run A:
==> flow/design.v (excerpt) <==
module cache
(
    input clk,
    input rst,
    input  [11:0]  cpu_adr,
    input  [127:0] cpu_dat_m,
    input  [15:0]  cpu_sel,
    input          cpu_cyc,
    input          cpu_stb,
    input          cpu_we,
    output [127:0] cpu_dat_s,
    output         cpu_ack,
    output         cpu_rty,
    output [11:0]  mem_adr,
    output [127:0] mem_dat_m,
    output [15:0]  mem_sel,
    output         mem_cyc,
    output         mem_stb,
    output         mem_we,
    input  [127:0] mem_dat_s,
    input          mem_ack,
    input          mem_rty
);
clock: 1.91 ns
lec_check: 0
abc_area: 1
cap_margin: 15
core_margin: 2
core_utilization: 72
cts_cluster_diameter: 31
cts_cluster_size: 15
gpl_routability_driven: 0
place_density_lb_addon: 0.14
setup_slack_margin: 0.46
slew_margin: 20
run.sh (not shown) runs the stock make flow with config.mk's settings and CLKGATE_MAP_FILE=.
Status(run A) = ERROR, stage = global routing (5_1_grt)
Edits applied to the flow inputs when going from run A to run B:
Settings: setting MIN_ROUTING_LAYER to met1 for the first time; setting CELL_PAD_IN_SITES_GLOBAL_PLACEMENT to 1 for the first time; changing CAP_MARGIN from 15 to 20; changing CORE_MARGIN from 2 to 4; setting PLACE_DENSITY to 0.6 for the first time; removing PLACE_DENSITY_LB_ADDON (formerly 0.14); setting HOLD_SLACK_MARGIN to 0.11 for the first time; setting CELL_PAD_IN_SITES_DETAIL_PLACEMENT to 2 for the first time; setting TNS_END_PERCENT to 55 for the first time; changing SLEW_MARGIN from 20 to 40; removing CTS_CLUSTER_DIAMETER (formerly 31); changing CORE_UTILIZATION from 72 to 24; setting CORE_ASPECT_RATIO to 1.05 for the first time; changing SETUP_SLACK_MARGIN from 0.46 to 1.31; setting GPL_TIMING_DRIVEN to 1 for the first time; removing GPL_ROUTABILITY_DRIVEN (formerly 0); removing CTS_CLUSTER_SIZE (formerly 15); removing ABC_AREA (formerly 1); changing the clock period (ns, I/O delays scaled along) from 1.91 to 7.5.
### Flow results
Run B finished all stages; the layout is clean.
Summary of run B over run A: synthesized chip area reported by yosys now sits lower, area of the mapped netlist now sits lower, yosys stat cell total now sits lower, HPWL after detailed placement now sits higher.
Run B vs. run A: number of buffers inserted by port buffering has remained practically unchanged; part of the Yosys area used for sequential elements has increased; vertical extent of the die has increased.
For run C, these inputs were changed with respect to run B:
Settings: GPL_TIMING_DRIVEN: 1 -> unset; MIN_ROUTING_LAYER: met1 -> unset; CTS_CLUSTER_SIZE: unset -> 63; SLEW_MARGIN: 40 -> 20; CORE_ASPECT_RATIO: 1.05 -> unset; CELL_PAD_IN_SITES_GLOBAL_PLACEMENT: 1 -> unset; PLACE_DENSITY: 0.6 -> unset; CELL_PAD_IN_SITES_DETAIL_PLACEMENT: 2 -> unset; CORE_MARGIN: 4 -> 2; TNS_END_PERCENT: 55 -> unset; CORE_UTILIZATION: 24 -> 66; SETUP_SLACK_MARGIN: 1.31 -> unset; HOLD_SLACK_MARGIN: 0.11 -> unset; the clock period (ns, I/O delays scaled along): 7.5 -> 4.0.
### Flow results
In run C the implementation ran to completion but is not tape-out ready, as the final checks report setup timing. Going from run B to run C, met3 wire length picked up an extra 65%; final period utilization picked up an extra 48 points; power picked up an extra 24 mW.

Setup of job 3993:
Starting RTL as in the previous note.
==> flow/config.mk <==
export PLATFORM = sky130hd
export DESIGN_NAME = cache
export DESIGN_NICKNAME = cache
export VERILOG_FILES = /design/flow/design.v
export SDC_FILE = /design/flow/constraint.sdc
export NUM_CORES = 4
export LEC_CHECK = 0
export CAP_MARGIN = 20
export CORE_ASPECT_RATIO = 0.73
export CORE_MARGIN = 10
export CORE_UTILIZATION = 48
export GPL_ROUTABILITY_DRIVEN = 0
export HOLD_SLACK_MARGIN = 0.22
export SLEW_MARGIN = 20
==> flow/constraint.sdc <==
create_clock -name core_clock -period 7.5 [get_ports {clk}]
set_input_delay 1.5000 -clock core_clock [delete_from_list [all_inputs] [get_ports {clk}]]
set_output_delay 1.5000 -clock core_clock [all_outputs]
set_load 0.01 [all_outputs]
| job 3993 | all stages done | FAIL | negative setup slack |
Relative to job 3993, the following input files were edited for job 8103:
- an added SETUP_SLACK_MARGIN of 1.21
- a change of CORE_MARGIN from 10 to 2
- a deleted CORE_ASPECT_RATIO that had been 0.73
- a deleted GPL_ROUTABILITY_DRIVEN that had been 0
- a change of CORE_UTILIZATION from 48 to 64
- a deleted HOLD_SLACK_MARGIN that had been 0.22
- a change of the clock period (ns, I/O delays scaled along) from 7.5 to 4.38
Results
Summary — total track usage, job 8103 relative to job 3993: higher, by 14 points. Job 8103 ends up with a setup slack at placement that is 1460 ps lower than in job 3993. From job 3993 to job 8103 the numbers moved as follows: flip-flop and latch area saw little to no change; relative area change from synthesis to final layout now sits higher. [job 8103] flow finished | final checks: failed | reasons: negative setup slack. Summary — combinational group share of total power, job 8103 relative to job 3993: higher, by 2.4 points.
Here is what was changed in the inputs of job 5869 compared with job 8103.
- SETUP_SLACK_MARGIN changed from 1.21 to 0.2
- PLACE_DENSITY newly set to 0.6
- CORE_UTILIZATION changed from 64 to 40
- the clock period (ns, I/O delays scaled along) changed from 4.38 to 6.95
### Flow results
Job 5869 was carried through to the last stage, and its layout satisfied the timing, design-rule and antenna checks.
Against job 8103, job 5869 comes in 0.3 points higher on relative contribution of the clock network to total power.
[job 5869] final instance area fell about 9% relative to job 8103
Against job 8103, net switching component of the power in job 5869 came out better.
Compared with job 8103, in job 5869 number of clock-tree buffers in the layout now larger, cell depth of the worst setup path grew by 2, placed instance area now smaller, count of cells along the worst register-to-register path down 5, final hold slack decreased by 4.8 ps relative to the old numbers.
From job 8103 to job 5869 the numbers moved as follows: power density over the cells fell 34%; footprint of the flip-flops and latches barely changed.
Job 5869 vs job 8103, critical path endpoint: cpu_dat_s[127] vs cpu_dat_s[60]
## Diff of input files: job 9712 against job 5869
- MIN_ROUTING_LAYER: unset -> met2
- PLACE_DENSITY: 0.6 -> 0.9
- CELL_PAD_IN_SITES_DETAIL_PLACEMENT: unset -> 2
- CORE_UTILIZATION: 40 -> 48
- SETUP_SLACK_MARGIN: 0.2 -> 2.81
- ABC_AREA: unset -> 1
- HOLD_SLACK_MARGIN: unset -> -0.08
- CORE_ASPECT_RATIO: unset -> 1.13
- CTS_CLUSTER_DIAMETER: unset -> 40
- MAX_ROUTING_LAYER: unset -> met5
- GPL_ROUTABILITY_DRIVEN: unset -> 1
- CORE_MARGIN: 2 -> 10
- GPL_TIMING_DRIVEN: unset -> 1
- the clock period (ns, I/O delays scaled along): 6.95 -> 10.2
[summary]
Standard cell area after detailed placement, job 9712 and job 5869, higher one = job 5869. Between job 9712 and job 5869, the routability congestion estimate is lower for job 5869. The lower share of cell area taken by muxes after synthesis of job 9712 and job 5869 is in job 9712. Sort job 9712 and job 5869 by post-synthesis average cell area desc -> top: job 5869. Comparing job 9712 and job 5869, the lower area of the core was measured on job 9712. Of job 9712 and job 5869, only job 9712 fails to finish with a clean layout. Job 9712 never completed, since it errored out during 4_1_cts. Summary: with job 5869 as the reference, synthesis area per yosys in job 9712 moved up by a few percent. As of job 9712, number of standard cells reported by yosys had risen by more than 10% compared to job 5869. [job 9712] horizontal die dimension fell about 10% relative to job 5869. Relative to job 5869, summed instance area of the synthesized netlist has increased by about 2.2% in job 9712. In job 9712, cell count after synthesis is higher than in job 5869.
No activity file was given, so power comes from the tool's default toggle rates.
